// main
module main(
    input wire clk,
    input wire rst,
    input wire [3:0] sensor,
    input wire [2:0] sw,
    output wire [1:0] servo
    );
wire [7:0] Servo_R;
wire [7:0] Servo_L;
wire clk_40MHz;
wire clk_1KHz;
wire clk_100MHz;
wire tick_40MHz;
wire tick_1KHz;
wire [10:0] pid_output, position;
servo_handler my_servo (
    .clk(clk_100MHz),
    .en(tick_1KHz),
    .rst(rst),
    .servo_l(Servo_L),
    .servo_r(Servo_R),
    .pid_output(pid_output)
);       
servo_to_PWM my_PWM(
    .clk(clk_100MHz),
    .rst(rst),
    .servo_L(Servo_L),
    .servo_R(Servo_R),
    .PWM_L(servo[0]),
    .PWM_R(servo[1])
);
clock_managment_unit my_clk(
.clk(clk),
.rst(rst),
.clk_100MHz(clk_100MHz),
.clk_40MHz(clk_40MHz),
.clk_1KHz(clk_1KHz),
.tick_40MHz(tick_40MHz),
.tick_1KHz(tick_1KHz)
);
pid my_pid(
    .kp_sw(sw[0]),
    .ki_sw(sw[1]),
    .kd_sw(sw[2]),
    .clk(clk_100MHz),
    .en(tick_40MHz),
    .rst(rst),
    .position(position),
    .pid_output(pid_output)
);
sensor_handler my_sensors(
    .clk(clk_100MHz),
    .rst(rst),
    .sensors(sensor),
    .position(position)
);
endmodule
Size: about 180 flip-flops, ~0.016 sq mm of cells after synthesis.
clock: 8.23 ns
lec_check: 0
abc_area: 1
cap_margin: 20
core_margin: 2
core_utilization: 72
cts_cluster_size: 81
hold_slack_margin: 0.28
place_density_lb_addon: 0.03
setup_slack_margin: -0.6
slew_margin: 20
tns_end_percent: 5
run.sh (not shown) runs the stock make flow with config.mk's settings and CLKGATE_MAP_FILE=.
The baseline failed in global routing.
Then changed:
- CTS_CLUSTER_SIZE: 81 -> 99
- HOLD_SLACK_MARGIN: 0.28 -> default
- PLACE_DENSITY_LB_ADDON: 0.03 -> default
- SETUP_SLACK_MARGIN: -0.6 -> default
- TNS_END_PERCENT: 5 -> default
- clock period: 8.23 -> 12.7 ns (I/O delays scaled with it)
Now the flow ran to the end with no violations. Area after synthesis is unchanged. Die size does not change. Synthesized cell count is unchanged.
Then changed:
- ABC_AREA: 1 -> default
- CORE_UTILIZATION: 72 -> 46
- CTS_CLUSTER_SIZE: 99 -> default
- clock period: 12.7 -> 7.18 ns (I/O delays scaled with it)
Now the flow reached the layout checks and failed them: negative setup slack.
Wire length increases by 26%.
Via count increases by 8.4%.
Then changed:
- CORE_UTILIZATION: 46 -> 61
- CTS_CLUSTER_DIAMETER: default -> 65
- TNS_END_PERCENT: default -> 5
- clock period: 7.18 -> 7.57 ns (I/O delays scaled with it)
The new run reached the layout checks and failed them: negative setup slack.
Final cell count came out lower by 4.7%.
Area after synthesis is unchanged.
Non-clock buffer count came out lower by 22.
Final area came out lower by 4.0%.
Then changed:
- CORE_UTILIZATION: 61 -> 40
- CTS_CLUSTER_DIAMETER: 65 -> default
- TNS_END_PERCENT: 5 -> default
- clock period: 7.57 -> 14.0 ns (I/O delays scaled with it)
The changed run finished clean. Hold slack stays flat. Area after synthesis does not change. Core utilization falls by 37 points. Cell area falls by 17%. Final cell count falls by 8.0%. Register-to-register slack improves by 5.3 ns. Non-clock buffer count falls by 420.

amber:
main again, from the RTL that the note above started with.
## main
module main(
    input wire clk,
    input wire rst,
    input wire [3:0] sensor,
    input wire [2:0] sw,
    output wire [1:0] servo
    );
wire [7:0] Servo_R;
wire [7:0] Servo_L;
wire clk_40MHz;
wire clk_1KHz;
wire clk_100MHz;
wire tick_40MHz;
wire tick_1KHz;
wire [10:0] pid_output, position;
servo_handler my_servo (
    .clk(clk_100MHz),
    .en(tick_1KHz),
    .rst(rst),
    .servo_l(Servo_L),
    .servo_r(Servo_R),
    .pid_output(pid_output)
);       
servo_to_PWM my_PWM(
    .clk(clk_100MHz),
    .rst(rst),
    .servo_L(Servo_L),
    .servo_R(Servo_R),
    .PWM_L(servo[0]),
    .PWM_R(servo[1])
);
clock_managment_unit my_clk(
.clk(clk),
.rst(rst),
.clk_100MHz(clk_100MHz),
.clk_40MHz(clk_40MHz),
.clk_1KHz(clk_1KHz),
.tick_40MHz(tick_40MHz),
.tick_1KHz(tick_1KHz)
);
pid my_pid(
    .kp_sw(sw[0]),
    .ki_sw(sw[1]),
    .kd_sw(sw[2]),
    .clk(clk_100MHz),
    .en(tick_40MHz),
    .rst(rst),
    .position(position),
    .pid_output(pid_output)
);
sensor_handler my_sensors(
    .clk(clk_100MHz),
    .rst(rst),
    .sensors(sensor),
    .position(position)
);
endmodule
Settings: LEC_CHECK=0, ABC_AREA=1, CAP_MARGIN=0, CORE_ASPECT_RATIO=0.92, CORE_MARGIN=2, CORE_UTILIZATION=72, CTS_CLUSTER_DIAMETER=130, HOLD_SLACK_MARGIN=-0.0, MAX_ROUTING_LAYER=met5, PLACE_DENSITY_LB_ADDON=0.01, SETUP_SLACK_MARGIN=-0.51, SLEW_MARGIN=20, TNS_END_PERCENT=55; clock period 10.4 ns.
amber is listed as incomplete: the tool reported an error in 5_1_grt and the run ended there.
Input-level comparison between indigo and amber:
- CORE_UTILIZATION: 72 -> 18
- SETUP_SLACK_MARGIN: -0.51 -> 3.12
- ABC_AREA: 1 -> unset
- CAP_MARGIN: 0 -> 35
- PLACE_DENSITY_LB_ADDON: 0.01 -> 0.27
- CORE_ASPECT_RATIO: 0.92 -> 0.8
- the clock period (ns, I/O delays scaled along): 10.4 -> 10.7
==> results <==
Against amber, post-synthesis instance area in indigo came out worse. Adder and majority gate portion of the synthesized area ends up lower on indigo. indigo finished all stages; layout check result: FAIL, due to setup timing. Comparing indigo and amber, post-placement cell area is higher on indigo. [compare] base=amber new=indigo: count of buffers added by post-CTS timing repair for setup went up; die area went up. Against amber as the reference, indigo delivers a higher number of placement rows. Summary of indigo over amber: instance count after placement with tap cells included rose by 24%, number of clock sinks stayed essentially flat, xor and xnor fraction of the mapped netlist area rose by 4.0 points.
What raven does differently from indigo at the input level:
- SETUP_SLACK_MARGIN changed from 3.12 to 3.14
- PLACE_DENSITY_LB_ADDON removed (was 0.27)
- ABC_AREA newly set to 1
- CORE_UTILIZATION changed from 18 to 72
- PLACE_DENSITY newly set to 0.35
- CORE_ASPECT_RATIO changed from 0.8 to 0.93
- the clock period (ns, I/O delays scaled along) changed from 10.7 to 11.9
Findings:
What ended raven was a tool error in 5_1_grt; the run never finished. The post-synth net total in raven sits 15% above the value recorded for indigo. raven ended with less chip area estimate from yosys synthesis than indigo. Going from indigo to raven, the area share of and-or/or-and cells after synthesis was found to have gone down by 14 points. raven — area share of xor/xnor cells in the synthesized design 4.0 points lower, indigo as reference. In raven, row count is lower than in indigo. Diff indigo -> raven: simple-gate share of the synthesized area went up by 12 points, area after synthesis went down by 430 um^2, core area went down by 76%, die footprint went down by about 75%. Measured against indigo, the post-synthesis cell count from yosys of raven comes out at 1.16 times the reference value.
